--- flow/design.v ---
module ALUcntrl
(
input [3:0] Opcode,
input [3:0] OpcodeExt_ImmHi,
input [15:0] Reg2Data,
input [3:0] Rsrc_ImmLo,
output reg [3:0] ALUctrl,
output reg [15:0] Rsrc_Imm
);
reg [15:0] signExt, zeroExt, shiftExt;
reg [7:0] Imm;
parameter ADDI = 4'b0101;
parameter SUBI = 4'b1001;
parameter CMPI = 4'b1011;
parameter ANDI = 4'b0001;
parameter ORI = 4'b0010;
parameter XORI = 4'b0011;
parameter MOVI = 4'b1101;
parameter LSH= 4'b1000;
parameter LUI = 4'b1111;
parameter ADD = 4'b0101;
parameter SUB = 4'b1001;
parameter CMP = 4'b1011;
parameter AND = 4'b0001;
parameter OR = 4'b0010;
parameter XOR = 4'b0011;
parameter MOV = 4'b1101;
always@(*) begin
	Rsrc_Imm <= 16'b0;
	Imm <= {OpcodeExt_ImmHi[3:0], Rsrc_ImmLo[3:0]};  
	zeroExt <= {8'b00000000, Imm[7:0]};  
	signExt <= {{8{Imm[7]}}, Imm[7:0]};  
	shiftExt <= {{12{Rsrc_ImmLo[3]}}, Imm[3:0]};  
	case(Opcode) 
		ADDI: begin ALUctrl <= 4'b0101; Rsrc_Imm <= signExt; end
		SUBI: begin ALUctrl <= 4'b1001; Rsrc_Imm <= signExt; end
		CMPI: begin ALUctrl <= 4'b1011; Rsrc_Imm <= signExt; end
		ANDI: begin ALUctrl <= 4'b0001; Rsrc_Imm <= zeroExt; end
		ORI: begin ALUctrl <= 4'b0010; Rsrc_Imm <= zeroExt; end
		XORI: begin ALUctrl <= 4'b0011; Rsrc_Imm <= zeroExt; end
		MOVI: begin ALUctrl <= 4'b1101; Rsrc_Imm <= zeroExt; end
		LSH:
			if(OpcodeExt_ImmHi[2])  
			begin
				ALUctrl <= 4'b0100;
			end
		else if (OpcodeExt_ImmHi[0])
			begin
				ALUctrl <= 4'b0111;  
				Rsrc_Imm <= shiftExt;
			end
		else 
			begin
				ALUctrl <= 4'b0000;  
				Rsrc_Imm <= shiftExt;
			end
		LUI:
		begin
			ALUctrl <= 4'b1111; 
			Rsrc_Imm <= {8'b0, Imm[7:0]};
		end
		default: case(OpcodeExt_ImmHi)  
			ADD: begin ALUctrl <= 4'b0101; Rsrc_Imm <= Reg2Data; end
			SUB: begin ALUctrl <= 4'b1001; Rsrc_Imm <= Reg2Data; end
			CMP: begin ALUctrl <= 4'b1011; Rsrc_Imm <= Reg2Data; end
			AND: begin ALUctrl <= 4'b0001; Rsrc_Imm <= Reg2Data; end
			OR: begin ALUctrl <= 4'b0010; Rsrc_Imm <= Reg2Data; end
			XOR: begin ALUctrl <= 4'b0011; Rsrc_Imm <= Reg2Data; end
			MOV: begin ALUctrl <= 4'b1101; Rsrc_Imm <= Reg2Data; end
			default: begin ALUctrl <= 4'b0000; Rsrc_Imm <= Reg2Data; end 
			endcase
		endcase
	end
endmodule
module ALU (
	input clk,
	input Reset,
	input ALUen,
	input [15:0] Rdest,
	input [15:0] Rsrc,
	input [3:0] alucont,
	output reg [15:0] result,
	output reg [15:0] PSR
);
parameter ADD = 4'b0101;
parameter SUB = 4'b1001;
parameter AND = 4'b0001;
parameter OR = 4'b0010;
parameter XOR = 4'b0011;
parameter LSH = 4'b0100;
parameter LSHI = 4'b0000;
parameter RSHI = 4'b0111;
parameter CMP = 4'b1011;
parameter MOV = 4'b1101;
parameter LUI = 4'b1111;
reg [16:0] temp;   
reg [15:0] PSR_next;  
always @(posedge clk) begin
	if (~Reset) PSR <= 16'b0;
	else PSR <= PSR_next & 16'h00E5;
end
always @(*) begin
	result = 16'b0;
	temp = 17'b0;
	PSR_next = PSR;
	if (ALUen) begin
	case (alucont)
		AND: result = Rdest & Rsrc;  
		OR: result = Rdest | Rsrc;   
		XOR: result = Rdest ^ Rsrc;  
		MOV: result = Rsrc; 		 
		ADD: begin
			temp = Rdest + Rsrc;  
			result = temp[15:0];  
			PSR_next[0] = temp[16];  
			PSR_next[5] = (Rdest[15] == Rsrc[15]) && (result[15] != Rdest[15]);  
		end
		SUB: begin
			temp = Rdest + (~Rsrc + 1);  
			result = temp[15:0];  
			PSR_next[0] = temp[16];  
			PSR_next[5] = (Rdest[15] != Rsrc[15]) && (result[15] != Rdest[15]);  
		end
		LSH: begin
			if (Rsrc == 16'b1111111111111111) begin       
				 result = Rdest >> 1;          				 
			end else if (Rsrc == 16'h0001) begin			 
				 result = Rdest << 1;          				 
			end else begin
				 result = Rdest;               				 
			end
      end
		LSHI:begin
			result = Rdest << Rsrc;  
		end
		RSHI:begin
			result = Rdest >> Rsrc;  
		end
		CMP: begin
			temp = Rdest - Rsrc;	 
		   result = 16'b0;
			PSR_next[6] = (temp[15:0] == 16'b0);    
			PSR_next[7] = temp[16];                 
			PSR_next[2] = (temp[15] == 1'b1);       
		end
		LUI:
			result = (Rsrc << 8) | Rdest[7:0];  
		default: result = 16'b0;  
	endcase
	end
end
endmodule
module mux(
input [15:0] data1, data2,
input select,
output [15:0] dataout
);
assign dataout = select ? data1 : data2;
endmodule
module Controller(
input clk,
input Reset,
input [3:0] OpCode,
input [3:0] OpCodeExt_ImmHi,
input [3:0] RSource_ImmLo,     
output reg AluEn,
output reg MemMuxEn,
output reg RegFileEn,
output reg MemWriteEn,
output reg PCEn,
output reg InstrEn,
output reg PCRead,
output reg PCWrite
);
reg [3:0] state;
reg [3:0] NS;
parameter FETCH = 4'b0000;
parameter DECODE = 4'b0001;
parameter MEMEX = 4'b0010;  
parameter ALUEX = 4'b0011;  
parameter REGWB = 4'b0111;
parameter MEMWB = 4'b0100;
parameter JEX = 4'b0101;
parameter JEXWB = 4'b1000;
parameter PCUPDATE = 4'b1111;
parameter MEMTYPE = 4'b0100;
parameter BranchTYPE = 4'b1100;
always @(posedge clk) begin
	if(~Reset)
	begin
	state <= FETCH;
	end
	else state <= NS;
end
always @(*) begin
	NS <= FETCH;
	case(state)
		FETCH:NS<= DECODE;
		DECODE:begin
			case(OpCode)
				MEMTYPE:begin
					if(OpCodeExt_ImmHi == 4'b0000 || OpCodeExt_ImmHi == 4'b0100)begin
					NS <= MEMEX;  
					end
					if(OpCodeExt_ImmHi == 4'b1100 || OpCodeExt_ImmHi == 4'b1000 || OpCodeExt_ImmHi == 4'b1111)begin
					NS <= JEX;  
					end
				end
				BranchTYPE: NS <= JEX;
				default: NS <= ALUEX;
				endcase
		end
		MEMEX:NS <= MEMWB;
		ALUEX:NS <= REGWB;
		REGWB: NS <= JEX;
		MEMWB: NS <= JEX;
		JEX: NS <= JEXWB;
		JEXWB: NS <= PCUPDATE;
		PCUPDATE: NS <= FETCH;
		default:NS <= FETCH;
	endcase
		if(~Reset)
		begin
			NS <= FETCH;
		end
end
always @(*) begin
	AluEn <= 0;
	MemMuxEn <= 0;
	RegFileEn <= 0;
	PCEn <= 0;
	MemWriteEn <= 0;
	InstrEn <= 0;
	PCRead <= 0;
	PCWrite <= 0;
	case(state)
		FETCH:begin
			AluEn <= 0;
			MemMuxEn <= 0;
			RegFileEn <= 0;
			PCEn <= 0;
			MemWriteEn <= 0;
			InstrEn <= 1;
			PCRead <= 1;
			PCWrite <= 0;
		end
		DECODE:begin
		end
		MEMEX: begin
		MemMuxEn <= 1;
		end
		ALUEX:AluEn <= 1;
		MEMWB:begin
			if(OpCode == 4'b0100 && OpCodeExt_ImmHi == 4'b0100) begin
				MemWriteEn <=1;
				RegFileEn <= 0;
			end
			else if(OpCode == 4'b0100 && OpCodeExt_ImmHi == 4'b0000)begin
				MemMuxEn <= 1;
				RegFileEn <= 1;
			end
			else
			RegFileEn <=1;
		end
		REGWB: begin
		if((OpCode == 4'b0000 && OpCodeExt_ImmHi == 4'b1011)||(OpCode == 4'b1011 || (OpCode == 4'b0100 && OpCodeExt_ImmHi == 4'b0100))) RegFileEn <=0;
		else RegFileEn <=1;
		AluEn <= 1;
		end
		JEX: begin
			PCEn <= 1;
		end
		JEXWB: begin
			PCWrite <=1;
			MemWriteEn <= 1;
		end
		PCUPDATE: begin
			PCRead <= 1;
		end
		default: RegFileEn <=0;
		endcase
end
endmodule
module InstrReg(
input clk,
input En,
input [15:0] instruction,
output reg[3:0] opcode,
output reg[3:0] opcodeExt_ImmHi,
output reg[3:0] Rdest,
output reg[3:0] Rsrc_ImmLo
);
always @(posedge clk)
	if(En)begin
		opcode <= instruction[15:12];  
		Rdest <= instruction[11:8];	 
		opcodeExt_ImmHi <= instruction[7:4];	 
		Rsrc_ImmLo <= instruction[3:0];  
	end
endmodule
module PCControl(
input clk, PCen, Reset,
input [15:0] PSR,             
input [15:0] RegData,
input [3:0] dispLo,           
input [3:0] OpcodeExt_dispHi,
input [3:0] CondRlink,        
input [3:0] Opcode,           
output reg [15:0]PC           
);
reg [3:0] RlinkIndex;
reg [15:0] Rlink [7:0];
parameter JUMP = 4'b0100;
parameter BCOND = 4'b1100;
parameter EQ = 4'b0000;  
parameter NE = 4'b0001;  
parameter GE = 4'b1101;  
parameter CS = 4'b0010;  
parameter CC = 4'b0011;  
parameter HI = 4'b0100;  
parameter LS = 4'b0101;  
parameter LO = 4'b1010;  
parameter HS = 4'b1011;  
parameter GT = 4'b0110;  
parameter LE = 4'b0111;  
parameter FS = 4'b1000;  
parameter FC = 4'b1001;  
parameter LT = 4'b1100;  
parameter UC = 4'b1110;  
parameter JAL = 4'b1000;  
parameter JCOND = 4'b1100;  
parameter RET = 4'b1111;  
always @(posedge clk) begin
if(~Reset) begin
	PC <= 16'h0;
	RlinkIndex <= 4'd0;
end
else if(PCen)begin
    case (Opcode)
        JUMP: begin
            case (OpcodeExt_dispHi)
                JAL: begin
						  if (RlinkIndex < 8) begin
								Rlink[RlinkIndex] <= PC + 1'b1;
								RlinkIndex <= RlinkIndex + 1'b1;
							end
                    PC <= RegData;
                end
                JCOND: begin
                    case (CondRlink)
                        EQ: PC <= PSR[6] ? RegData : PC + 1'b1;   
                        NE: PC <= ~PSR[6] ? RegData : PC + 1'b1;  
                        GE: PC <= (PSR[7] | PSR[6]) ? RegData : PC + 1'b1;  
                        CS: PC <= PSR[0] ? RegData : PC + 1'b1;  
                        CC: PC <= ~PSR[0] ? RegData : PC + 1'b1;  
                        HI: PC <= PSR[2] ? RegData : PC + 1'b1;  
                        LS: PC <= ~PSR[2] ? RegData : PC + 1'b1;  
                        LO: PC <= (~PSR[2] & ~PSR[6]) ? RegData : PC + 1'b1;  
                        HS: PC <= (PSR[2] | PSR[6]) ? RegData : PC + 1'b1;  
                        GT: PC <= PSR[7] ? RegData : PC + 1'b1;  
                        LE: PC <= ~PSR[7] ? RegData : PC + 1'b1;  
                        FS: PC <= PSR[5] ? RegData : PC + 1'b1;  
                        FC: PC <= ~PSR[5] ? RegData : PC + 1'b1;  
                        LT: PC <= (~PSR[7] & ~PSR[6]) ? RegData : PC + 1'b1;  
                        UC: PC <= RegData;  
                        default: PC <= PC + 1'b1;  
                    endcase
                end
                RET: begin
					 if(RlinkIndex >0) begin
							RlinkIndex <= RlinkIndex - 1;
                    PC <= Rlink[RlinkIndex - 1];
                end else begin
						 PC <= PC +1;
						 end
					 end
                default: PC <= PC + 1'b1;  
            endcase
        end
        BCOND: begin
            case (CondRlink)
                EQ: PC <= PSR[6] ? PC + {{8{OpcodeExt_dispHi[3]}},OpcodeExt_dispHi[3:0], dispLo[3:0]} : PC + 1'b1;   
                NE: PC <= ~PSR[6] ? PC + {{8{OpcodeExt_dispHi[3]}},OpcodeExt_dispHi[3:0], dispLo[3:0]} : PC + 1'b1;  
                GE: PC <= (PSR[7] | PSR[6]) ? PC + {{8{OpcodeExt_dispHi[3]}},OpcodeExt_dispHi[3:0], dispLo[3:0]} : PC + 1'b1;  
                CS: PC <= PSR[0] ? PC + {{8{OpcodeExt_dispHi[3]}},OpcodeExt_dispHi[3:0], dispLo[3:0]} : PC + 1'b1;  
                CC: PC <= ~PSR[0] ? PC + {{8{OpcodeExt_dispHi[3]}},OpcodeExt_dispHi[3:0], dispLo[3:0]} : PC + 1'b1;  
                HI: PC <= PSR[2] ? PC + {{8{OpcodeExt_dispHi[3]}},OpcodeExt_dispHi[3:0], dispLo[3:0]} : PC + 1'b1;  
                LS: PC <= ~PSR[2] ? PC + {{8{OpcodeExt_dispHi[3]}},OpcodeExt_dispHi[3:0], dispLo[3:0]} : PC + 1'b1;  
                LO: PC <= (~PSR[2] & ~PSR[6]) ? PC + {{8{OpcodeExt_dispHi[3]}},OpcodeExt_dispHi[3:0], dispLo[3:0]} : PC + 1'b1;  
                HS: PC <= (PSR[2] | PSR[6]) ? PC + {{8{OpcodeExt_dispHi[3]}},OpcodeExt_dispHi[3:0], dispLo[3:0]} : PC + 1'b1;  
                GT: PC <= PSR[7] ? PC + {{8{OpcodeExt_dispHi[3]}},OpcodeExt_dispHi[3:0], dispLo[3:0]} : PC + 1'b1;  
                LE: PC <= ~PSR[7] ? PC + {{8{OpcodeExt_dispHi[3]}},OpcodeExt_dispHi[3:0], dispLo[3:0]} : PC + 1'b1;  
                FS: PC <= PSR[5] ? PC + {{8{OpcodeExt_dispHi[3]}},OpcodeExt_dispHi[3:0], dispLo[3:0]} : PC + 1'b1;  
                FC: PC <= ~PSR[5] ? PC + {{8{OpcodeExt_dispHi[3]}},OpcodeExt_dispHi[3:0], dispLo[3:0]} : PC + 1'b1;  
                LT: PC <= (~PSR[7] & ~PSR[6]) ? PC + {{8{OpcodeExt_dispHi[3]}},OpcodeExt_dispHi[3:0], dispLo[3:0]} : PC + 1'b1;  
                UC: PC <= PC + {{8{OpcodeExt_dispHi[3]}},OpcodeExt_dispHi[3:0], dispLo[3:0]};  
                default: PC <= PC + 1'b1;  
            endcase
        end
        default: PC <= PC + 1'b1;  
    endcase
	 end
end
endmodule
module RegFile (
	 input Reset,
    input clk,                     
    input En,                      
    input [3:0] read_addr,         
    input [3:0] readwrite_addr,    
    input [15:0] write_data,       
    output [15:0] read_data1,      
    output [15:0] read_data2       
);
	reg [15:0] registers [15:0];
	integer i;  
always @(posedge clk) begin
        if (!Reset) begin
            for (i = 0; i < 16; i = i + 1) begin
		    registers[i] <= 16'h0000;  
            end
        end 
	else if (En) begin  
            registers[readwrite_addr] <= write_data;  
        end
		  end
 assign read_data2 = registers[read_addr];  
 assign read_data1 = registers[readwrite_addr];  
endmodule
module CPUCore(
input clk,
input Reset,
output wire [15:0] mem_addr,
output wire        mem_we,
output wire [15:0] mem_wdata,
input  wire [15:0] mem_rdata
);
wire[3:0] OpCodeExt_ImmHi;
wire[3:0] OpCode;
wire[3:0] Rdest;
wire[3:0] Rsrc_ImmLo;
wire AluEn;
wire MemMuxEn;
wire RegFileEn;
wire MemWriteEn;
wire PCEn;
wire InstrEn;
wire PCRead;
wire PCWrite;
wire [15:0] PC;
wire[15:0] read_data1;  
wire[15:0] read_data2;
wire [15:0] MemData;
wire [15:0] Rsrc_ImmData;
wire [15:0] ALUResult;
wire [15:0] PSR;
wire [3:0]alucont;
wire [15:0] Mem_a1;
wire [15:0] MemAddr;
wire [15:0] AluMuxOut;
wire [15:0] MemDataFromMux;
assign MemData   = mem_rdata;
assign mem_addr  = MemAddr;
assign mem_we    = MemWriteEn;
assign mem_wdata = MemDataFromMux;
InstrReg InstrReg(
.clk(clk),
.En(InstrEn),
.instruction(MemData),
.opcode(OpCode),
.opcodeExt_ImmHi(OpCodeExt_ImmHi),
.Rdest(Rdest),
.Rsrc_ImmLo(Rsrc_ImmLo)
);
Controller Controller(
	.clk(clk),
	.Reset(Reset),
	.OpCode(OpCode),
	.OpCodeExt_ImmHi(OpCodeExt_ImmHi),
	.RSource_ImmLo(Rsrc_ImmLo),
	.AluEn(AluEn),
	.MemMuxEn(MemMuxEn),
	.RegFileEn(RegFileEn),
	.PCEn(PCEn),
	.PCRead(PCRead),
	.PCWrite(PCWrite),
	.MemWriteEn(MemWriteEn),
	.InstrEn(InstrEn)
);
PCControl PCControl(
	.Reset(Reset),
	.clk(clk),
	.PSR(PSR),
	.PCen(PCEn),
	.RegData(read_data2),
	.dispLo(Rsrc_ImmLo),   
	.OpcodeExt_dispHi(OpCodeExt_ImmHi),
	.CondRlink(Rdest),
	.Opcode(OpCode),  
	.PC(PC)  
);
RegFile RegFile (
	 .Reset(Reset),
    .clk(clk),                 
    .En(RegFileEn),                  
    .read_addr(Rsrc_ImmLo),  
    .readwrite_addr(Rdest),    
    .write_data(AluMuxOut),   
    .read_data1(read_data1),  
    .read_data2(read_data2)   
);
ALUcntrl ALUcntrl
(
	.Opcode(OpCode),
	.OpcodeExt_ImmHi(OpCodeExt_ImmHi),
	.Reg2Data(read_data2),
	.Rsrc_ImmLo(Rsrc_ImmLo),
	.ALUctrl(alucont),
	.Rsrc_Imm(Rsrc_ImmData)
);
ALU ALU (
	.clk(clk),
	.Reset(Reset),
	.ALUen(AluEn),
	.Rdest(read_data1),
	.Rsrc(Rsrc_ImmData),
	.alucont(alucont),
	.result(ALUResult),
	.PSR(PSR)
);
mux muxALu(
.select(MemMuxEn),
.data1(MemData),
.data2(ALUResult),
.dataout(AluMuxOut)
);
mux muxMEM1(
.select(PCWrite),
.data1(16'h8000),
.data2(read_data2),  
.dataout(Mem_a1)
);
mux muxMEM2(
.select(PCRead),
.data1(PC),
.data2(Mem_a1),
.dataout(MemAddr)
);
mux muxMEMdata(
.select(PCWrite),
.data1(PC),
.data2(read_data1),
.dataout(MemDataFromMux)
);
endmodule
--- flow/run.sh ---
#!/bin/bash
# the make line also repeats each setting of config.mk as NAME=value (left out here)
make -C /OpenROAD-flow-scripts/flow DESIGN_CONFIG=/design/flow/config.mk WORK_HOME=/design/flow/orfs CLKGATE_MAP_FILE= finish
--- flow/config.mk ---
export PLATFORM = sky130hd
export DESIGN_NAME = CPUCore
export DESIGN_NICKNAME = CPUCore
export VERILOG_FILES = /design/flow/design.v
export SDC_FILE = /design/flow/constraint.sdc
export NUM_CORES = 4
export LEC_CHECK = 0
export ABC_AREA = 1
export CAP_MARGIN = 15
export CELL_PAD_IN_SITES_DETAIL_PLACEMENT = 2
export CELL_PAD_IN_SITES_GLOBAL_PLACEMENT = 1
export CORE_MARGIN = 8
export CORE_UTILIZATION = 40
export GPL_ROUTABILITY_DRIVEN = 0
export GPL_TIMING_DRIVEN = 0
export HOLD_SLACK_MARGIN = 0.28
export MAX_ROUTING_LAYER = met4
export PLACE_DENSITY = 0.6
export SETUP_SLACK_MARGIN = 1.64
export SLEW_MARGIN = 20
--- flow/constraint.sdc ---
create_clock -name core_clock -period 6.26 [get_ports {clk}]
set_input_delay 1.2520 -clock core_clock [delete_from_list [all_inputs] [get_ports {clk}]]
set_output_delay 1.2520 -clock core_clock [all_outputs]
set_load 0.01 [all_outputs]
==> results of run 1 <==
[per-stage QoR]
step           setup slack (ps)  std cells  hold WS [ps]  utilization, %  total power, mW
6_report                    979       6421           475            47.9             10.8
5_1_grt                    1050       6410           483            47.8             10.7
4_1_cts                    1540       6328           448            46.4             9.79
3_5_place_dp               -774       6177           422            42.6             6.38
3_3_place_gp              -1990       6163           421            42.4             6.28
2_1_floorplan              2060       4949           407               -             5.09
[final cells by class]
cell class / count / area (um^2)
Fill cell: 10100 / 45800
Multi-Input combinational cell: 3693 / 20100
Sequential cell: 442 / 12900
Buffer: 366 / 2440
Inverter: 448 / 1730
Timing Repair Buffer: 179 / 1690
Tap cell: 1165 / 1460
Clock buffer: 61 / 1330
Clock inverter: 27 / 353
Antenna cell: 40 / 100
[layer usage]
metal / global-route usage [%] / vias to the layer above
met2: 68.4 / 4739
met5: - / -
met3: 15.7 / 2048
met4: 36.6 / 0
met1: 53.8 / 23300
li1: - / 17900
[what timing repair did]
item | in CTS | in global routing
resized | 353 | 193
pin swaps | 42 | 49
cloned | 2 | 1
setup endpoints to repair | 696 | 450
buffers inserted | 61 | 52
==> flow_summary_export.csv, run 1 <==
group,metric,value,unit
place,portBuffers,49,
setup_path,slowest_stage,"dfxtp_1",
min_path,whs_path_depth,2,
yosys,ys_cells,4949,
power_and_ir_drop,top_power_group,"combinational logic",
floorplanning,fp_util,40.2,%
global_routing,grt_pass1_vias,46100,
power_and_ir_drop,switching_share,43.1,%
global_routing,grt_start_max_net_pins,23,
yosys,aoi_share,25.5,%
power_and_ir_drop,power.internal,6.12,mW
power_and_ir_drop,combPwrFrac,37.5,%
cts,cts_buffers,51,
power_and_ir_drop,p_sw,4.64,mW
yosys,top_logic_kind,"AND-OR/OR-AND gates",
setup_path,r2r_end,"RegFile.registers[14][14]",
yosys,synth-xor-area-share,0.596,%
sta,hold_violations,0,
power_and_ir_drop,p_leak,16.7,nW
drt,num_vias,47900,
yosys,top_area_cell,"edfxtp_1",
floorplanning,die_h,313,um
floorplanning,row_count,109,
min_path,hp-class,"reg -> reg",
drt,wl_met1,88.8,mm
cts,clock_path_buffers,3,
cts,cts_sinks,442,
drt,route.detailed.drc,0,
global_routing,grt-ovfl-total,0,
floorplanning,die_area,98000,um^2
setup_path,crit_fanout,10,
sta,post-route-min-period,5280,ps
setup_path,worstPathRequired,6800,ps
cts,clkSlewWorstSetupHoldPaths,80,ps
yosys,mux_share,0.755,%
sta,tightest_slew,1430,ps
yosys,synth-async-reset-ratio,0,%
drt,drt-vias-per-instance,7.46,
setup_path,ff2ff_setup_slack,980,ps
setup_path,crit_cells,24,
yosys,avgSynthCellArea,7.13,um^2
floorplanning,io_pins,51,
sta,fin_tns_setup,0,ps
drt,drt_pass1_iterations,12,
sta,skew,64.4,ps
power_and_ir_drop,seq_power_share,31.1,%
setup_path,crit_path_end_kind,"flip-flop",
setup_path,worstPathArrival,5820,ps
power_and_ir_drop,cellPowerDensity,256,nW/um^2
sta,fin_crit_sh,84.4,%
setup_path,worstSetupPathType,"reg -> reg",
final_layout,nNetsFinal,5257,
sta,slew_violations,0,
min_path,worstHoldEndpoint,"Controller.state[2]",
global_routing,antenna_found_initial,26,
cts,cts_tree,"done",
power_and_ir_drop,pg_comb,4.04,mW
drt,routed_wl,266,mm
final_layout,final_area,42000,um^2
yosys,ys_seq_share,36.4,%
place,dpl-instance-area,37400,um^2
power_and_ir_drop,clock_power,3.37,mW
yosys,ys_ff,442,
setup_path,crit_top_cell,"nand3_1",
yosys,synth-main-ff-cell,"edfxtp_1",
setup_path,cp-endpoint,"RegFile.registers[14][14]",
cts,hold_buffers,0,
drt,route.met3.wl,38.5,mm
drt,drt_iter0_drc,7753,
yosys,synthTopCellsByCount,"nand2_1 (941), o21ai_0 (659), a21oi_1 (579)",
yosys,edf_count,400,
setup_path,cp_top_family,"simple AND/OR/NAND/NOR gates",
outcome,status,"no timing/DRC/antenna violations",
cts,h-tree-depth,2,
setup_path,worstRegToRegCells,24,
floorplanning,die_w,313,um
yosys,simple_gate_area_share,24.9,%
yosys,synth.distinct_cells,66,
yosys,adder_share,2.10,%
power_and_ir_drop,p_clk_share,31.3,%
sta,finalSetupViolCount,0,
global_routing,grt_pass1_wl,332,mm
sta,maxSlewHeadroom,4.49,%
yosys,syn_area,35300,um^2
cts,insertion_delay,710,ps
sta,rsz0062_at_grt,"true",
setup_path,critPathMaxStageDelay,330,ps
place,post-dp-hpwl,164,mm
power_and_ir_drop,vdd_drop_max,0.243,mV
run,warnings,54,
cts,root_buffer,"clkbuf_16",
yosys,yosys_area,35300,um^2
setup_path,startpoint_type,"flip-flop",
drt,wl_per_cell,41.4,um
yosys,topCellsByArea,"edfxtp_1 (34%), nand2_1 (10%), o21ai_0 (9.3%), a21oi_1 (8.2%), nand3_1 (7.0%)",
final_layout,area_growth_syn_to_layout,19.2,%
yosys,fp_nets,5025,
run,drv_cap,0,
yosys,yosysMostFrequentCell,"nand2_1",
drt,wl_met2,109,mm
sta,max_freq,189,MHz
yosys,yosys_warnings,6,
yosys,synthesis.instances,4949,
drt,ant_nets,0,
min_path,hold_start,"Controller.state[3]",
global_routing,grt_usage,47.3,%
yosys,top_area_share,34.0,%
setup_path,crit_buf_inv,9,
power_and_ir_drop,seq_power,3.35,mW
setup_path,cp_cell_sequence,"buf_6, inv_2, buf_12, buf_6, nand3_1, nand3_1, nand3_1, nand2_4, inv_2, o21ai_4, inv_1, ha_1, clkbuf_2, inv_1, a21oi_1, o21ai_0, a21oi_1, nand2_1, nand2_1, nand3_1, nand4_1, nand2_4, buf_12, a21oi_4",
floorplanning,core_area,87800,um^2
drt,top_layer_used,"met4",
==> run 2, diff against run 1 <==
Settings changed: ABC_AREA 1 to unset, CAP_MARGIN 15 to 20, CELL_PAD_IN_SITES_DETAIL_PLACEMENT 2 to unset, CELL_PAD_IN_SITES_GLOBAL_PLACEMENT 1 to unset, CORE_MARGIN 8 to 2, CORE_UTILIZATION 40 to 53, GPL_ROUTABILITY_DRIVEN 0 to unset, GPL_TIMING_DRIVEN 0 to unset, HOLD_SLACK_MARGIN 0.28 to unset, MAX_ROUTING_LAYER met4 to unset, PLACE_DENSITY 0.6 to unset, SETUP_SLACK_MARGIN 1.64 to -0.36.
Clock period 6.26 ns to 4.72 ns, I/O delays scaled along.
==> run 2 against run 1 <==
The layout now fails its checks (negative setup slack). Non-clock buffer count is 70 lower. Via count is 34% lower. Routed wire length is 42% lower. Worst hold slack better by 22 ps. Global-route usage is 2.2 points higher. Die area is 38% lower. Clock power is 17% higher. First-iteration DRC count is 24% lower. Synthesized cell count is 39% lower. Clock skew is 6.5 ps lower. Sequential power is 33% higher.
==> flow_summary_export.csv, run 2 <==
group,metric,value,unit
outcome,status,"finished with violations",
outcome,so_faults,"negative setup slack",
floorplanning,row_count,89,
place,dpl-instance-area,35100,um^2
power_and_ir_drop,switching_share,35.5,%
yosys,ys_seq_share,41.0,%
power_and_ir_drop,vdd_drop_max,0.345,mV
drt,routed_wl,153,mm
power_and_ir_drop,seq_power_share,34.6,%
power_and_ir_drop,top_power_group,"sequential cells",
setup_path,worstRegToRegCells,18,
yosys,synth-async-reset-ratio,0,%
floorplanning,fp_util,53.3,%
sta,fin_ws,-387,ps
drt,ant_nets,0,
setup_path,cp_cell_sequence,"mux4_2, mux4_2, a22o_4, ha_4, fa_2, a21oi_2, o21bai_2, a21o_1, a21oi_4, o21bai_4, nand3_2, a21oi_2, o311ai_4, o211ai_1, a2111oi_4, buf_6, clkbuf_16, nor3_2",
min_path,hp-class,"reg -> reg",
power_and_ir_drop,p_leak,13.7,nW
place,post-dp-hpwl,109,mm
power_and_ir_drop,seq_power,4.45,mW
yosys,fp_nets,3115,
yosys,avgSynthCellArea,10.3,um^2
global_routing,use_met3,20.9,%
yosys,top_logic_kind,"AND-OR/OR-AND gates",
yosys,syn_area,31400,um^2
setup_path,r2r_end,"RegFile.registers[13][10]",
yosys,top_area_cell,"edfxtp_1",
cts,h-tree-depth,2,
setup_path,slowest_stage,"mux4_2",
drt,drt-vias-per-instance,7.65,
setup_path,crit_start,"RegFile.registers[2][0]",
cts,root_buffer,"clkbuf_16",
setup_path,worstSetupPathType,"reg -> reg",
global_routing,grt_busiest_layer,"met2",
yosys,edf_count,400,
cts,clock_path_buffers,3,
setup_path,crit_buf_inv,2,
cts,cts_buffers,48,
min_path,worstHoldEndpoint,"Controller.state[2]",
setup_path,startpoint_type,"flip-flop",
setup_path,crit_path_end_kind,"flip-flop",
sta,slew_violations,0,
yosys,synth.distinct_cells,103,
global_routing,grt_pass1_vias,29800,
setup_path,crit_fanout,8,
power_and_ir_drop,clock_power,3.94,mW
yosys,yosys_area,31400,um^2
sta,hold_violations,0,
yosys,ys_ff,442,
final_layout,area_growth_syn_to_layout,18.8,%
yosys,simple_gate_area_share,16.2,%
power_and_ir_drop,combPwrFrac,34.7,%
floorplanning,die_area,61100,um^2
global_routing,use_met1,64.1,%
drt,drt_iter0_drc,5854,
global_routing,antenna_found_initial,7,
cts,cts_sinks,442,
yosys,top_area_share,38.3,%
sta,fin_tns_setup,-34930,ps
setup_path,critPathMaxStageDelay,520,ps
yosys,ys_cells,3039,
yosys,adder_share,2.36,%
global_routing,grt-ovfl-total,0,
yosys,aoi_share,17.3,%
power_and_ir_drop,cellPowerDensity,345,nW/um^2
floorplanning,io_pins,51,
sta,post-route-min-period,5110,ps
cts,insertion_delay,660,ps
drt,wl_per_cell,37.2,um
sta,tightest_slew,1230,ps
floorplanning,die_w,247,um
setup_path,worstPathArrival,5470,ps
yosys,synth-main-ff-cell,"edfxtp_1",
run,drv_cap,0,
cts,cts_tree,"done",
sta,fin_hold_ws,497,ps
yosys,synthesis.instances,3039,
drt,num_vias,31500,
setup_path,reg2reg_from,"RegFile.registers[2][0]",
cts,clkSlewWorstSetupHoldPaths,80,ps
floorplanning,core_area,58800,um^2
power_and_ir_drop,power.internal,8.29,mW
min_path,hold_start,"Controller.state[3]",
sta,maxSlewHeadroom,17.9,%
yosys,synth-xor-area-share,1.45,%
sta,fin_crit_sh,108,%
yosys,yosysMostFrequentCell,"edfxtp_1",
sta,max_freq,196,MHz
sta,skew,57.9,ps
yosys,synthTopCellsByCount,"edfxtp_1 (400), nor2_1 (376), nand2_1 (262)",
min_path,whs_path_depth,1,
place,gp_congestion,1.11,
setup_path,cp_top_family,"AND-OR/OR-AND gates",
sta,finalSetupViolCount,263,
run,warnings,52,
power_and_ir_drop,p_clk_share,30.7,%
setup_path,cp-endpoint,"RegFile.registers[13][10]",
yosys,yosys_warnings,6,
power_and_ir_drop,power,12.8,mW
global_routing,grt_start_max_net_pins,66,
setup_path,worstPathRequired,5090,ps
power_and_ir_drop,pg_comb,4.45,mW
final_layout,final_area,37300,um^2
setup_path,crit_cells,18,
drt,route.detailed.drc,0,
global_routing,use_met2,70.1,%
cts,hold_buffers,0,
yosys,topCellsByArea,"edfxtp_1 (38%), mux4_2 (12%), nor2_1 (4.5%), nand2_1 (3.1%), a21oi_1 (3.0%)",
global_routing,grt_usage,49.5,%
global_routing,grt_pass1_wl,214,mm
place,portBuffers,50,
floorplanning,die_h,247,um
yosys,mux_share,16.8,%
drt,drt_pass1_iterations,10,
power_and_ir_drop,p_sw,4.55,mW
sta,rsz0062_at_grt,"true",
final_layout,nNetsFinal,3383,
setup_path,ff2ff_setup_slack,-390,ps
-- run 2: through the flow --
step	cells	setup slack, ps	util, %
after floorplan	3039	-520	-
after global placement	4009	-523	59.6
after detailed placement	4009	-566	59.6
after CTS	4098	-351	62.5
after global routing	4117	-494	63.4
final	4118	-387	63.4
-- run 2: layout make-up --
cell class                 count  area [um^2]
clock buffer                  55         1230
sequential                   442        12900
inverter                      87          327
clock inverter                32          389
multi-input combinational   2253        17400
antenna                        1         2.50
tap                          773          967
timing repair buffer         475         4100
fill                        4575        21500
-- run 2: repair_timing --
item                       CTS  global route
resized                      7            44
setup buffers                3            16
pin swaps                    1            21
hold endpoints to repair     0             0
setup endpoints to repair   48           129
gates cloned                 0             3
-- run 2: per-layer routing --
metal	wire length, um	up-vias
met2	62700	3297
met5	102	-
met4	10500	4
li1	-	12400
met3	26700	783
met1	53400	15100
==> run 3, diff against run 2 <==
Settings changed: CAP_MARGIN 20 to 10, CELL_PAD_IN_SITES_DETAIL_PLACEMENT set to 0, CORE_MARGIN 2 to 7, CORE_UTILIZATION 53 to 69, CTS_CLUSTER_SIZE set to 32, GPL_TIMING_DRIVEN set to 1, PLACE_DENSITY set to 0.61, SETUP_SLACK_MARGIN -0.36 to -0.34.
Clock period 4.72 ns to 3.63 ns, I/O delays scaled along.
==> run 3 against run 2 <==
The flow now stops in global routing (5_1_grt). Area after synthesis is the same. Synthesized cell count is the same. Die area shrank 16%.
==> flow_summary_export.csv, run 3 <==
group,metric,value,unit
yosys,synthTopCellsByCount,"edfxtp_1 (400), nor2_1 (376), nand2_1 (262)",
yosys,avgSynthCellArea,10.3,um^2
yosys,fp_nets,3115,
floorplanning,fp_util,70.4,%
yosys,yosys_warnings,6,
floorplanning,core_area,44500,um^2
yosys,synth-xor-area-share,1.45,%
yosys,ys_cells,3039,
floorplanning,die_w,227,um
yosys,mux_share,16.8,%
floorplanning,row_count,77,
yosys,synth-async-reset-ratio,0,%
cts,h-tree-depth,2,
floorplanning,io_pins,51,
cts,root_buffer,"clkbuf_16",
yosys,simple_gate_area_share,16.2,%
yosys,yosys_area,31400,um^2
floorplanning,die_h,227,um
yosys,syn_area,31400,um^2
yosys,edf_count,400,
global_routing,grt_usage,86.1,%
outcome,status,"stopped before the end",
yosys,top_area_share,38.3,%
outcome,tool.error,"[ERROR GRT-0232] Routing congestion too high. Check the congestion heatmap in the GUI.",
yosys,synth.distinct_cells,103,
yosys,topCellsByArea,"edfxtp_1 (38%), mux4_2 (12%), nor2_1 (4.5%), nand2_1 (3.1%), a21oi_1 (3.0%)",
yosys,adder_share,2.36,%
yosys,aoi_share,17.3,%
floorplanning,die_area,51600,um^2
place,portBuffers,50,
place,gp_congestion,1.43,
yosys,yosysMostFrequentCell,"edfxtp_1",
yosys,ys_seq_share,41.0,%
yosys,ys_ff,442,
place,post-dp-hpwl,100,mm
place,dp_cells,4061,
yosys,synth-main-ff-cell,"edfxtp_1",
yosys,synthesis.instances,3039,
cts,clock_path_buffers,3,
outcome,stop_stage,"global routing (5_1_grt)",
cts,cts_buffers,45,
yosys,top_logic_kind,"AND-OR/OR-AND gates",
cts,cts_sinks,442,
yosys,top_area_cell,"edfxtp_1",
global_routing,grt-ovfl-total,495,
cts,hold_buffers,0,
==> run 3: layer usage <==
| metal | overflow | GRT usage [%] |
|---|---|---|
| met1 | 55 | 84.8 |
| met2 | 205 | 93.8 |
| met3 | 44 | 81.0 |
| met4 | 179 | 85.2 |
| met5 | 12 | 65.3 |
==> run 3: metrics by stage <==
step	util (%)	worst slack, ps	instance area, um^2
2_1_floorplan	-	-1610	31700
3_5_place_dp	82.5	-1340	36700
3_3_place_gp	82.5	-1180	36700
4_1_cts	87.5	-1010	38900
==> run 3: what timing repair did <==
action                                  4_1_cts
resized                                      99
buffers inserted                             20
endpoints found under the setup margin      292
pin swaps                                    40
gates cloned                                  5
==> run 4, diff against run 3 <==
Settings changed: ABC_AREA set to 1, CAP_MARGIN 10 to 20, CELL_PAD_IN_SITES_DETAIL_PLACEMENT 0 to unset, CORE_MARGIN 7 to 2, CORE_UTILIZATION 69 to 40, CTS_CLUSTER_SIZE 32 to unset, GPL_TIMING_DRIVEN 1 to unset, PLACE_DENSITY 0.61 to unset, SETUP_SLACK_MARGIN -0.34 to unset, SLEW_MARGIN 20 to 5, TNS_END_PERCENT set to 80.
Clock period 3.63 ns to 8.0 ns, I/O delays scaled along.
==> run 4 against run 3 <==
The run now finishes clean. Die area rose by 76%. Area after synthesis rose by 13%. Synthesized cell count up 63%.
==> flow_summary_export.csv, run 4 <==
group,metric,value,unit
min_path,worstHoldEndpoint,"Controller.state[7]",
sta,rsz0062_at_grt,"false",
setup_path,crit_buf_inv,2,
yosys,synthesis.instances,4949,
yosys,synth-async-reset-ratio,0,%
floorplanning,io_pins,51,
power_and_ir_drop,switching_share,37.2,%
cts,cts_setup_buffers,0,
power_and_ir_drop,power.internal,4.56,mW
setup_path,r2r_end,"RegFile.registers[9][14]",
floorplanning,die_h,301,um
final_layout,nNetsFinal,4872,
drt,wl_per_cell,26.0,um
run,warnings,48,
drt,num_vias,37900,
floorplanning,row_count,108,
power_and_ir_drop,p_leak,15.1,nW
cts,postCtsResizedCells,0,
sta,max_freq,160,MHz
power_and_ir_drop,combPwrFrac,29.6,%
yosys,synth-main-ff-cell,"edfxtp_1",
drt,route.detailed.drc,0,
yosys,adder_share,2.10,%
setup_path,cp_top_family,"simple AND/OR/NAND/NOR gates",
sta,slew_violations,0,
sta,skew,92.2,ps
drt,ant_nets,0,
floorplanning,core_area,87000,um^2
final_layout,fin_util,43.9,%
drt,routed_wl,156,mm
place,portBuffers,50,
place,dp_cells,5892,
yosys,synth.distinct_cells,66,
yosys,fp_nets,5025,
global_routing,grt_start_max_net_pins,70,
setup_path,cp-endpoint,"RegFile.registers[9][14]",
setup_path,worstSetupPathType,"reg -> reg",
sta,fin_crit_sh,78.1,%
sta,finalSetupViolCount,0,
setup_path,slowest_stage,"dfxtp_4",
sta,maxSlewHeadroom,23.0,%
power_and_ir_drop,seq_power_share,36.1,%
power_and_ir_drop,p_clk_share,34.3,%
sta,fin_tns_setup,0,ps
global_routing,grt_pass1_vias,34800,
min_path,hold_start,"Controller.state[6]",
floorplanning,fp_util,40.5,%
yosys,ys_ff,442,
place,post-dp-hpwl,103,mm
place,dpl-instance-area,36300,um^2
sta,tightest_slew,1150,ps
yosys,aoi_share,25.5,%
cts,clock_path_buffers,3,
drt,n_antenna_cell,0,
final_layout,stdcell_count,5991,
yosys,ys_cells,4949,
cts,cts_buffers,52,
sta,post-route-min-period,6250,ps
run,drv_cap,0,
drt,drt-vias-per-instance,6.33,
yosys,ys_seq_share,36.4,%
place,gp_congestion,1.02,
setup_path,crit_cells,26,
yosys,yosys_area,35300,um^2
setup_path,worstRegToRegCells,26,
power_and_ir_drop,top_power_group,"sequential cells",
yosys,edf_count,400,
sta,hold_violations,0,
final_layout,area_growth_syn_to_layout,8.36,%
power_and_ir_drop,power,7.27,mW
power_and_ir_drop,vdd_drop_max,0.190,mV
power_and_ir_drop,clock_power,2.50,mW
min_path,whs_path_depth,2,
cts,insertion_delay,680,ps
yosys,yosysMostFrequentCell,"nand2_1",
setup_path,crit_fanout,56,
yosys,yosys_warnings,6,
power_and_ir_drop,cellPowerDensity,190,nW/um^2
yosys,simple_gate_area_share,24.9,%
floorplanning,die_area,90600,um^2
drt,drt_iter0_drc,5588,
yosys,top_area_share,34.0,%
global_routing,grt-ovfl-total,0,
setup_path,worstPathArrival,6620,ps
setup_path,ff2ff_setup_slack,1750,ps
floorplanning,die_w,301,um
global_routing,grt_pass1_wl,227,mm
cts,cts_tree,"done",
power_and_ir_drop,seq_power,2.62,mW
yosys,synth-xor-area-share,0.596,%
setup_path,worstPathRequired,8370,ps
yosys,topCellsByArea,"edfxtp_1 (34%), nand2_1 (10%), o21ai_0 (9.3%), a21oi_1 (8.2%), nand3_1 (7.0%)",
cts,root_buffer,"clkbuf_16",
final_layout,final_area,38200,um^2
yosys,mux_share,0.755,%
drt,drt_pass1_iterations,7,
power_and_ir_drop,pg_comb,2.15,mW
global_routing,grt_usage,33.4,%
setup_path,crit_path_end_kind,"flip-flop",
cts,clkSlewWorstSetupHoldPaths,60,ps
cts,hold_buffers,0,
yosys,top_logic_kind,"AND-OR/OR-AND gates",
setup_path,startpoint_type,"flip-flop",
setup_path,critPathMaxStageDelay,680,ps
yosys,top_area_cell,"edfxtp_1",
global_routing,antenna_found_initial,2,
setup_path,crit_top_cell,"nand2_1",
yosys,synthTopCellsByCount,"nand2_1 (941), o21ai_0 (659), a21oi_1 (579)",
yosys,syn_area,35300,um^2
cts,cts_sinks,442,
cts,h-tree-depth,2,
min_path,hp-class,"reg -> reg",
yosys,avgSynthCellArea,7.13,um^2
outcome,status,"no timing/DRC/antenna violations",
power_and_ir_drop,p_sw,2.71,mW
[run 4: final cells by class]
cell class | instances | area (um^2)
sequential | 442 | 12900
fill | 8971 | 48800
tap | 1155 | 1450
clock buffer | 63 | 1400
timing repair buffer | 159 | 1390
multi-input combinational | 3693 | 19000
clock inverter | 31 | 390
inverter | 448 | 1680
[run 4: routing by layer]
layer	vias to the layer above	wire, um	GRT usage, %
met5	-	13	0
met4	2	11400	21.7
met3	577	19100	7.39
met2	2614	65300	49.0
met1	17700	59800	44.3
li1	17000	-	-
[run 4: stage by stage]
stage | setup slack [ps] | hold slack [ps]
finish | 1750 | 426
floorplan | 3800 | 407
CTS | 2030 | 425
global route | 1440 | 457
detailed placement | 2090 | 416
global placement | 2120 | 412
==> run 5, diff against run 4 <==
Settings changed: ABC_AREA 1 to unset, CAP_MARGIN 20 to 10, CELL_PAD_IN_SITES_DETAIL_PLACEMENT set to 0, CORE_ASPECT_RATIO set to 0.88, CORE_UTILIZATION 40 to 57, GPL_TIMING_DRIVEN set to 1, PLACE_DENSITY_LB_ADDON set to 0.19, SETUP_SLACK_MARGIN set to 1.44, SLEW_MARGIN 5 to 40, TNS_END_PERCENT 80 to 30.
Clock period 8.0 ns to 5.51 ns, I/O delays scaled along.
==> run 5 against run 4 <==
Still clean. Clock-buffer cell count down 4. Routed wire length up 6.2%. Maximum frequency up 20%. Sequential share of layout area up 0.061 points. Clock power up 46%. Largest cell class unchanged.
==> flow_summary_export.csv, run 5 <==
group,metric,value,unit
sta,finalSetupViolCount,0,
setup_path,worstPathArrival,5610,ps
setup_path,cp_top_family,"AND-OR/OR-AND gates",
global_routing,antenna_found_initial,11,
yosys,topCellsByArea,"edfxtp_1 (38%), mux4_2 (12%), nor2_1 (4.5%), nand2_1 (3.1%), a21oi_1 (3.0%)",
place,portBuffers,50,
min_path,worstHoldEndpoint,"Controller.state[7]",
global_routing,grt-ovfl-total,0,
place,gp_congestion,1.12,
power_and_ir_drop,power,11.7,mW
setup_path,crit_buf_inv,0,
drt,drt-vias-per-instance,8.36,
global_routing,grt_pass1_vias,30300,
cts,insertion_delay,680,ps
yosys,simple_gate_area_share,16.2,%
sta,hold_violations,0,
power_and_ir_drop,seq_power,3.84,mW
power_and_ir_drop,cellPowerDensity,307,nW/um^2
yosys,top_area_cell,"edfxtp_1",
setup_path,crit_start,"RegFile.registers[12][0]",
drt,wl_per_cell,41.2,um
setup_path,worstPathRequired,5900,ps
sta,slew_violations,0,
power_and_ir_drop,seq_power_share,32.8,%
sta,post-route-min-period,5220,ps
yosys,ys_seq_share,41.0,%
power_and_ir_drop,top_power_group,"combinational logic",
cts,cts_tree,"done",
final_layout,nNetsFinal,3307,
cts,root_buffer,"clkbuf_16",
min_path,hold_start,"Controller.state[6]",
drt,route.detailed.drc,0,
yosys,yosys_warnings,6,
setup_path,crit_path_end_kind,"flip-flop",
cts,cts_sinks,442,
yosys,ys_cells,3039,
power_and_ir_drop,pg_comb,4.21,mW
power_and_ir_drop,power.internal,7.34,mW
power_and_ir_drop,vdd_drop_max,0.373,mV
floorplanning,row_count,80,
final_layout,logic_area,18500,um^2
yosys,yosysMostFrequentCell,"edfxtp_1",
drt,ant_nets,0,
yosys,synth-async-reset-ratio,0,%
run,warnings,51,
final_layout,seqCellArea,12900,um^2
outcome,status,"no timing/DRC/antenna violations",
yosys,synth-xor-area-share,1.45,%
floorplanning,die_area,56900,um^2
floorplanning,die_w,254,um
setup_path,slowest_stage,"mux4_2",
setup_path,crit_cells,16,
setup_path,startpoint_type,"flip-flop",
run,drv_cap,0,
power_and_ir_drop,switching_share,37.3,%
sta,fin_tns_setup,0,ps
sta,skew,76.4,ps
setup_path,cp_cell_sequence,"mux4_2, mux4_2, a22o_4, ha_4, fa_2, a21oi_4, o21bai_4, a21o_1, a21oi_4, o21bai_4, a2111oi_4, o21bai_1, a21oi_2, xnor2_4, o221a_4, nor3b_2",
yosys,aoi_share,17.3,%
setup_path,ff2ff_setup_slack,290,ps
setup_path,critPathMaxStageDelay,590,ps
global_routing,grt_start_max_net_pins,46,
yosys,yosys_area,31400,um^2
floorplanning,io_pins,51,
drt,num_vias,33500,
place,post-dp-hpwl,104,mm
yosys,top_area_share,38.3,%
yosys,synth-main-ff-cell,"edfxtp_1",
yosys,ys_ff,442,
yosys,fp_nets,3115,
global_routing,grt_pass1_wl,219,mm
floorplanning,core_area,54300,um^2
yosys,avgSynthCellArea,10.3,um^2
drt,routed_wl,165,mm
setup_path,cp-endpoint,"RegFile.registers[13][14]",
floorplanning,die_h,224,um
yosys,adder_share,2.36,%
cts,clkSlewWorstSetupHoldPaths,90,ps
sta,fin_crit_sh,94.8,%
final_layout,area_growth_syn_to_layout,21.7,%
sta,rsz0062_at_grt,"true",
cts,h-tree-depth,2,
sta,tightest_slew,1140,ps
power_and_ir_drop,combPwrFrac,36.0,%
setup_path,crit_fanout,8,
min_path,whs_path_depth,1,
yosys,mux_share,16.8,%
yosys,syn_area,31400,um^2
yosys,top_logic_kind,"AND-OR/OR-AND gates",
setup_path,r2r_end,"RegFile.registers[13][14]",
setup_path,worstRegToRegCells,16,
cts,cts_buffers,45,
final_layout,fill_cells,3715,
power_and_ir_drop,p_leak,13.9,nW
setup_path,reg2reg_from,"RegFile.registers[12][0]",
drt,drt_pass1_iterations,22,
cts,clock_path_buffers,3,
place,dp_slack,33.5,ps
global_routing,grt_usage,54.3,%
yosys,synthesis.instances,3039,
power_and_ir_drop,clock_power,3.65,mW
drt,drt_iter0_drc,8163,
sta,max_freq,191,MHz
setup_path,worstSetupPathType,"reg -> reg",
sta,maxSlewHeadroom,23.8,%
floorplanning,fp_util,57.8,%
yosys,edf_count,400,
power_and_ir_drop,p_sw,4.36,mW
yosys,synthTopCellsByCount,"edfxtp_1 (400), nor2_1 (376), nand2_1 (262)",
min_path,hp-class,"reg -> reg",
power_and_ir_drop,p_clk_share,31.2,%
sta,fin_ws,288,ps
yosys,synth.distinct_cells,103,
[run 5: area by class of cell]
| class | count | area share (%) |
|---|---|---|
| timing repair buffer | 401 | 10.1 |
| multi-input combinational | 2254 | 48.5 |
| tap | 738 | 2.42 |
| clock inverter | 25 | 1.13 |
| inverter | 87 | 0.895 |
| antenna | 5 | 0.0328 |
| clock buffer | 59 | 3.25 |
| sequential | 442 | 33.7 |
[run 5: per-stage QoR]
| step | cell area, um^2 | hold WS (ps) | utilization, % | cells |
|---|---|---|---|---|
| floorplan | 31500 | 424 | - | 3039 |
| CTS | 36800 | 471 | 67.8 | 3944 |
| detailed placement | 33500 | 459 | 61.7 | 3782 |
| global placement | 33400 | 439 | 61.5 | 3780 |
| global route | 38200 | 477 | 70.3 | 4009 |
| finish | 38200 | 469 | 70.3 | 4011 |
[run 5: per-layer routing]
metal	GRT usage [%]	wire [um]
met1	68.6	52200
met2	70.9	61600
met3	32.4	35100
met4	31.4	15800
met5	1.13	404
[run 5: what timing repair did]
action / in CTS / in global routing
cloned: 12 / 5
gates resized: 174 / 172
endpoints found under the setup margin: 299 / 305
setup buffers: 66 / 56
hold buffers: 0 / 0
pin swaps: 41 / 50
==> run 6, diff against run 5 <==
Settings changed: ABC_AREA set to 0, CAP_MARGIN 10 to 15, CELL_PAD_IN_SITES_DETAIL_PLACEMENT 0 to 2, CELL_PAD_IN_SITES_GLOBAL_PLACEMENT set to 1, CORE_ASPECT_RATIO 0.88 to unset, CORE_MARGIN 2 to 8, CORE_UTILIZATION 57 to 40, GPL_ROUTABILITY_DRIVEN set to 0, GPL_TIMING_DRIVEN 1 to 0, HOLD_SLACK_MARGIN set to 0.28, PLACE_DENSITY set to 0.6, PLACE_DENSITY_LB_ADDON 0.19 to unset, SETUP_SLACK_MARGIN 1.44 to 1.07, SLEW_MARGIN 40 to 20, TNS_END_PERCENT 30 to unset.
Clock period 5.51 ns to 6.26 ns, I/O delays scaled along.
==> run 6 against run 5 <==
The layout now fails its checks (negative setup slack). Register-to-register slack worse by 340 ps. Setup slack worse by 340 ps. Largest cell class unchanged. Utilization fell by 20 points. Routed wire length grew 14%. Via count fell by 0.94%. Maximum frequency fell by 17%. Power shrank 11%. Global-route usage shrank 15 points.
==> flow_summary_export.csv, run 6 <==
group,metric,value,unit
yosys,top_area_share,38.3,%
global_routing,grt-ovfl-total,0,
min_path,hold_start,"Controller.state[6]",
cts,cts_tree,"done",
min_path,worstHoldEndpoint,"Controller.state[7]",
drt,ant_nets,0,
cts,clkSlewWorstSetupHoldPaths,70,ps
floorplanning,io_pins,51,
drt,drt_iter0_drc,5309,
yosys,adder_share,2.36,%
setup_path,worstPathRequired,6600,ps
cts,cts_sinks,442,
cts,root_buffer,"clkbuf_16",
floorplanning,fp_util,40.4,%
yosys,yosys_area,31400,um^2
sta,maxSlewHeadroom,13.0,%
drt,drt-vias-per-instance,7.53,
yosys,synth-xor-area-share,1.45,%
setup_path,worstRegToRegCells,27,
outcome,so_faults,"negative setup slack",
setup_path,crit_path_end_kind,"flip-flop",
setup_path,critPathMaxStageDelay,620,ps
yosys,top_area_cell,"edfxtp_1",
power_and_ir_drop,power.internal,6.44,mW
power_and_ir_drop,p_sw,3.97,mW
floorplanning,die_area,87600,um^2
yosys,synth-main-ff-cell,"edfxtp_1",
outcome,status,"finished with violations",
yosys,top_logic_kind,"AND-OR/OR-AND gates",
setup_path,crit_cells,27,
global_routing,grt_pass1_wl,251,mm
cts,clock_path_buffers,3,
place,dpl-instance-area,33500,um^2
power_and_ir_drop,clock_power,3.14,mW
floorplanning,row_count,102,
sta,finalSetupViolCount,1,
cts,insertion_delay,690,ps
final_layout,fill_cells,7847,
power_and_ir_drop,cellPowerDensity,268,nW/um^2
drt,wl_per_cell,42.5,um
yosys,yosysMostFrequentCell,"edfxtp_1",
yosys,topCellsByArea,"edfxtp_1 (38%), mux4_2 (12%), nor2_1 (4.5%), nand2_1 (3.1%), a21oi_1 (3.0%)",
place,post-dp-hpwl,126,mm
drt,num_vias,33200,
floorplanning,core_area,77600,um^2
power_and_ir_drop,p_leak,13.8,nW
final_layout,area_growth_syn_to_layout,24.1,%
drt,route.detailed.drc,0,
cts,h-tree-depth,2,
yosys,synth-async-reset-ratio,0,%
yosys,simple_gate_area_share,16.2,%
yosys,synthesis.instances,3039,
drt,routed_wl,188,mm
cts,hold_buffers,0,
global_routing,grt_start_max_net_pins,21,
floorplanning,die_w,296,um
floorplanning,die_h,296,um
setup_path,worstSetupPathType,"reg -> reg",
yosys,synth.distinct_cells,103,
yosys,aoi_share,17.3,%
power_and_ir_drop,combPwrFrac,37.5,%
sta,fin_crit_sh,101,%
yosys,edf_count,400,
power_and_ir_drop,top_power_group,"combinational logic",
cts,cts_buffers,51,
global_routing,antenna_found_initial,12,
sta,slew_violations,0,
sta,fin_ws,-51.4,ps
sta,max_freq,158,MHz
setup_path,r2r_end,"RegFile.registers[0][15]",
run,drv_cap,0,
power_and_ir_drop,power,10.4,mW
power_and_ir_drop,seq_power_share,32.3,%
setup_path,cp_top_family,"AND-OR/OR-AND gates",
power_and_ir_drop,pg_comb,3.91,mW
global_routing,grt_pass1_vias,33000,
yosys,ys_seq_share,41.0,%
final_layout,nNetsFinal,3396,
min_path,hp-class,"reg -> reg",
yosys,fp_nets,3115,
yosys,yosys_warnings,6,
final_layout,final_area,38900,um^2
place,dp_cells,4140,
place,portBuffers,49,
sta,post-route-min-period,6310,ps
power_and_ir_drop,seq_power,3.36,mW
sta,hold_violations,0,
setup_path,crit_top_cell,"buf_12",
global_routing,grt_usage,39.8,%
power_and_ir_drop,switching_share,38.1,%
sta,tightest_slew,1300,ps
yosys,ys_cells,3039,
power_and_ir_drop,p_clk_share,30.2,%
setup_path,ff2ff_setup_slack,-50,ps
setup_path,startpoint_type,"flip-flop",
final_layout,stdcell_count,4414,
setup_path,slowest_stage,"mux4_2",
run,warnings,51,
sta,fin_hold_ws,469,ps
setup_path,cp-endpoint,"RegFile.registers[0][15]",
setup_path,crit_buf_inv,12,
sta,rsz0062_at_grt,"true",
yosys,syn_area,31400,um^2
yosys,avgSynthCellArea,10.3,um^2
setup_path,crit_fanout,10,
min_path,whs_path_depth,1,
sta,skew,97.6,ps
drt,drt_pass1_iterations,9,
yosys,ys_ff,442,
yosys,mux_share,16.8,%
power_and_ir_drop,vdd_drop_max,0.189,mV
yosys,synthTopCellsByCount,"edfxtp_1 (400), nor2_1 (376), nand2_1 (262)",
setup_path,worstPathArrival,6650,ps
place,dp_slack,-1700,ps
-- run 6: stage by stage --
step	util (%)	TNS, ps
final	50.1	-51.4
after floorplan	-	0
after global placement	42.8	-283050
after CTS	48.3	0
after detailed placement	43.2	-196120
after global routing	50.1	-10.7
-- run 6: final cells by class --
type | count | area [um^2] | share of cell area [%]
buffer | 257 | 1710 | 4.40
sequential | 442 | 12900 | 33.1
clock inverter | 29 | 312 | 0.801
clock buffer | 66 | 1330 | 3.43
tap | 1040 | 1300 | 3.35
multi-input combinational | 2253 | 18500 | 47.7
inverter | 87 | 364 | 0.936
timing repair buffer | 228 | 2450 | 6.29
antenna | 12 | 30.0 | 0.0772
-- run 6: layer usage --
layer / vias up / wire [um] / global-route usage [%]
met1: 16900 / 68100 / 50.4
met5: - / 296 / 0
met3: 901 / 24600 / 12.2
met2: 2987 / 81400 / 61.5
met4: 12 / 13400 / 20.0
li1: 12400 / - / -
-- run 6: what timing repair did --
action | 4_1_cts | 5_1_grt
endpoints found under the setup margin | 445 | 469
pin swaps | 66 | 57
gates resized | 294 | 272
endpoints found under the hold margin | 0 | 0
cloned | 7 | 3
buffers inserted | 102 | 55
==> run 7, diff against run 6 <==
Settings changed: CAP_MARGIN 15 to 20, CELL_PAD_IN_SITES_DETAIL_PLACEMENT 2 to unset, CELL_PAD_IN_SITES_GLOBAL_PLACEMENT 1 to unset, CTS_CLUSTER_DIAMETER set to 309, GPL_TIMING_DRIVEN 0 to unset, HOLD_SLACK_MARGIN 0.28 to unset, MAX_ROUTING_LAYER set to met4, MIN_ROUTING_LAYER set to met2, PLACE_DENSITY 0.6 to 0.87, SETUP_SLACK_MARGIN 1.07 to 0.38, SLEW_MARGIN 20 to 5, TNS_END_PERCENT set to 35.
Clock period 6.26 ns to 8.34 ns, I/O delays scaled along.
==> run 7 against run 6 <==
The run now fails in global routing (5_1_grt). Synthesized cell count stayed put. Die area stayed put. Area after synthesis stayed put.
==> flow_summary_export.csv, run 7 <==
group,metric,value,unit
cts,hold_buffers,0,
yosys,synth.distinct_cells,103,
cts,cts_setup_buffers,0,
place,dp_cells,3969,
yosys,aoi_share,17.3,%
floorplanning,row_count,102,
yosys,synthTopCellsByCount,"edfxtp_1 (400), nor2_1 (376), nand2_1 (262)",
yosys,synthesis.instances,3039,
yosys,top_area_share,38.3,%
floorplanning,fp_util,40.4,%
yosys,adder_share,2.36,%
cts,postCtsResizedCells,0,
floorplanning,die_h,296,um
yosys,edf_count,400,
yosys,top_logic_kind,"AND-OR/OR-AND gates",
cts,cts_sinks,442,
yosys,top_area_cell,"edfxtp_1",
cts,h-tree-depth,2,
yosys,topCellsByArea,"edfxtp_1 (38%), mux4_2 (12%), nor2_1 (4.5%), nand2_1 (3.1%), a21oi_1 (3.0%)",
yosys,yosys_area,31400,um^2
yosys,simple_gate_area_share,16.2,%
yosys,ys_cells,3039,
floorplanning,die_area,87600,um^2
yosys,yosys_warnings,6,
global_routing,grt-ovfl-total,832,
floorplanning,core_area,77600,um^2
yosys,synth-xor-area-share,1.45,%
floorplanning,die_w,296,um
cts,root_buffer,"clkbuf_16",
place,dp_slack,1820,ps
yosys,fp_nets,3115,
yosys,synth-main-ff-cell,"edfxtp_1",
yosys,avgSynthCellArea,10.3,um^2
yosys,ys_seq_share,41.0,%
place,dpl-instance-area,32800,um^2
yosys,synth-async-reset-ratio,0,%
place,post-dp-hpwl,81.1,mm
place,portBuffers,50,
cts,clock_path_buffers,3,
outcome,tool.error,"[ERROR GRT-0116] Global routing finished with congestion. Check the congestion regions in the DRC Viewer.",
global_routing,grt_usage,62.4,%
outcome,stop_stage,"global routing (5_1_grt)",
outcome,status,"stopped before the end",
yosys,mux_share,16.8,%
yosys,syn_area,31400,um^2
yosys,ys_ff,442,
cts,cts_buffers,44,
yosys,yosysMostFrequentCell,"edfxtp_1",
floorplanning,io_pins,51,
[run 7: metrics by stage]
stage / total power [mW] / util [%]
floorplan: 3.77 / -
global placement: 4.28 / 42.1
detailed placement: 4.33 / 42.2
CTS: 6.26 / 44.0
[run 7: layer usage]
metal	GRT overflow	global-route usage, %
met5	-	-
met4	151	53.2
met3	513	67.3
met2	168	63.2
met1	-	-
==> run 8, diff against run 7 <==
Settings changed: ABC_AREA 0 to unset, CAP_MARGIN 20 to 10, CELL_PAD_IN_SITES_DETAIL_PLACEMENT set to 0, CORE_MARGIN 8 to 2, CORE_UTILIZATION 40 to 65, CTS_CLUSTER_DIAMETER 309 to unset, GPL_ROUTABILITY_DRIVEN 0 to unset, GPL_TIMING_DRIVEN set to 1, MAX_ROUTING_LAYER met4 to unset, MIN_ROUTING_LAYER met2 to unset, PLACE_DENSITY 0.87 to 0.66, SETUP_SLACK_MARGIN 0.38 to -0.34, SLEW_MARGIN 5 to 20, TNS_END_PERCENT 35 to unset.
Clock period 8.34 ns to 5.51 ns, I/O delays scaled along.
==> run 8 against run 7 <==
Now fails the layout checks on negative setup slack. Synthesized cell count did not move. Area after synthesis stayed put. Die area shrank 43%.
==> flow_summary_export.csv, run 8 <==
group,metric,value,unit
floorplanning,core_area,47600,um^2
yosys,syn_area,31400,um^2
global_routing,grt_pass1_vias,30300,
setup_path,crit_cells,14,
drt,route.detailed.drc,0,
yosys,fp_nets,3115,
drt,ant_nets,0,
global_routing,grt_pass1_wl,209,mm
yosys,ys_ff,442,
yosys,top_area_share,38.3,%
setup_path,cp-endpoint,"RegFile.registers[10][8]",
sta,fin_tns_setup,-9620,ps
setup_path,crit_buf_inv,4,
final_layout,nNetsFinal,3169,
drt,wl_per_cell,39.2,um
yosys,aoi_share,17.3,%
yosys,synthTopCellsByCount,"edfxtp_1 (400), nor2_1 (376), nand2_1 (262)",
yosys,synth.distinct_cells,103,
cts,h-tree-depth,2,
floorplanning,fp_util,65.8,%
floorplanning,io_pins,51,
drt,drt-vias-per-instance,8.51,
yosys,edf_count,400,
power_and_ir_drop,cellPowerDensity,296,nW/um^2
power_and_ir_drop,clock_power,3.26,mW
drt,num_vias,31900,
cts,insertion_delay,660,ps
drt,routed_wl,147,mm
yosys,ys_seq_share,41.0,%
yosys,top_logic_kind,"AND-OR/OR-AND gates",
setup_path,cp_cell_sequence,"buf_4, and2b_1, a2bb2oi_1, nand4_1, and3_1, buf_4, nor2_1, and3_1, nand4_1, buf_4, a21oi_1, o41ai_4, buf_4, nor2_1",
setup_path,worstSetupPathType,"reg -> reg",
yosys,synth-xor-area-share,1.45,%
run,warnings,50,
global_routing,grt_start_max_net_pins,52,
cts,clock_path_buffers,3,
yosys,avgSynthCellArea,10.3,um^2
sta,post-route-min-period,5870,ps
setup_path,worstPathArrival,6260,ps
setup_path,crit_top_cell,"buf_4",
power_and_ir_drop,power,10.3,mW
yosys,synth-main-ff-cell,"edfxtp_1",
place,post-dp-hpwl,98.4,mm
power_and_ir_drop,seq_power,3.83,mW
setup_path,worstPathRequired,5900,ps
place,portBuffers,50,
outcome,status,"finished with violations",
yosys,yosys_warnings,6,
setup_path,cp_top_family,"simple AND/OR/NAND/NOR gates",
min_path,whs_path_depth,1,
global_routing,grt_usage,58.3,%
power_and_ir_drop,p_leak,12.4,nW
power_and_ir_drop,p_clk_share,31.7,%
yosys,yosys_area,31400,um^2
yosys,synthesis.instances,3039,
global_routing,grt-ovfl-total,0,
sta,finalSetupViolCount,95,
place,dp_slack,178,ps
yosys,adder_share,2.36,%
power_and_ir_drop,switching_share,36.0,%
power_and_ir_drop,seq_power_share,37.2,%
floorplanning,die_area,50000,um^2
final_layout,fin_util,72.9,%
power_and_ir_drop,power.internal,6.59,mW
outcome,so_faults,"negative setup slack",
setup_path,r2r_end,"RegFile.registers[10][8]",
yosys,mux_share,16.8,%
place,gp_congestion,1.19,
run,drv_cap,0,
cts,cts_sinks,442,
power_and_ir_drop,pg_comb,3.20,mW
power_and_ir_drop,p_sw,3.71,mW
min_path,hp-class,"reg -> reg",
sta,tightest_slew,1250,ps
yosys,simple_gate_area_share,16.2,%
min_path,hold_start,"Controller.state[6]",
drt,drt_iter0_drc,7289,
sta,fin_ws,-358,ps
setup_path,worstRegToRegCells,14,
cts,root_buffer,"clkbuf_16",
setup_path,startpoint_type,"flip-flop",
sta,skew,59.9,ps
global_routing,antenna_found_initial,12,
yosys,topCellsByArea,"edfxtp_1 (38%), mux4_2 (12%), nor2_1 (4.5%), nand2_1 (3.1%), a21oi_1 (3.0%)",
floorplanning,die_w,224,um
cts,clkSlewWorstSetupHoldPaths,80,ps
sta,hold_violations,0,
sta,slew_violations,0,
sta,maxSlewHeadroom,14.1,%
setup_path,crit_fanout,34,
setup_path,critPathMaxStageDelay,640,ps
power_and_ir_drop,combPwrFrac,31.1,%
final_layout,area_growth_syn_to_layout,10.8,%
setup_path,ff2ff_setup_slack,-360,ps
yosys,synth-async-reset-ratio,0,%
yosys,top_area_cell,"edfxtp_1",
cts,cts_tree,"done",
power_and_ir_drop,vdd_drop_max,0.442,mV
drt,drt_pass1_iterations,17,
floorplanning,die_h,224,um
setup_path,slowest_stage,"nor2_1",
sta,fin_crit_sh,107,%
power_and_ir_drop,top_power_group,"sequential cells",
min_path,worstHoldEndpoint,"Controller.state[7]",
floorplanning,row_count,80,
cts,cts_buffers,44,
setup_path,crit_path_end_kind,"flip-flop",
yosys,yosysMostFrequentCell,"edfxtp_1",
sta,max_freq,170,MHz
yosys,ys_cells,3039,
==> run 8: what timing repair did <==
action / CTS / global route
hold endpoints to repair: 0 / 0
gates resized: 0 / 2
setup endpoints to repair: 0 / 16
buffers inserted: 0 / 0
hold buffers: 0 / 0
==> run 8: layer usage <==
layer | GRT usage [%] | share of wire [%]
met1 | 69.2 | 31
met2 | 77.9 | 38
met3 | 34.0 | 20
met4 | 42.1 | 10
met5 | 5.57 | 0.30
==> run 8: area by class of cell <==
type	count	area, um^2
multi-input combinational	2253	17100
fill	3162	12900
sequential	442	12900
timing repair buffer	265	2170
clock buffer	51	1130
tap	615	769
clock inverter	31	382
inverter	87	327
antenna	8	20.0
==> run 8: per-stage QoR <==
stage	std cells	hold WS [ps]	instance area [um^2]
floorplan	3039	424	31400
global placement	3662	441	33200
detailed placement	3662	451	33200
CTS	3744	464	34700
global route	3746	497	34700
finish	3752	466	34700
Power and IR drop assume default switching activity.
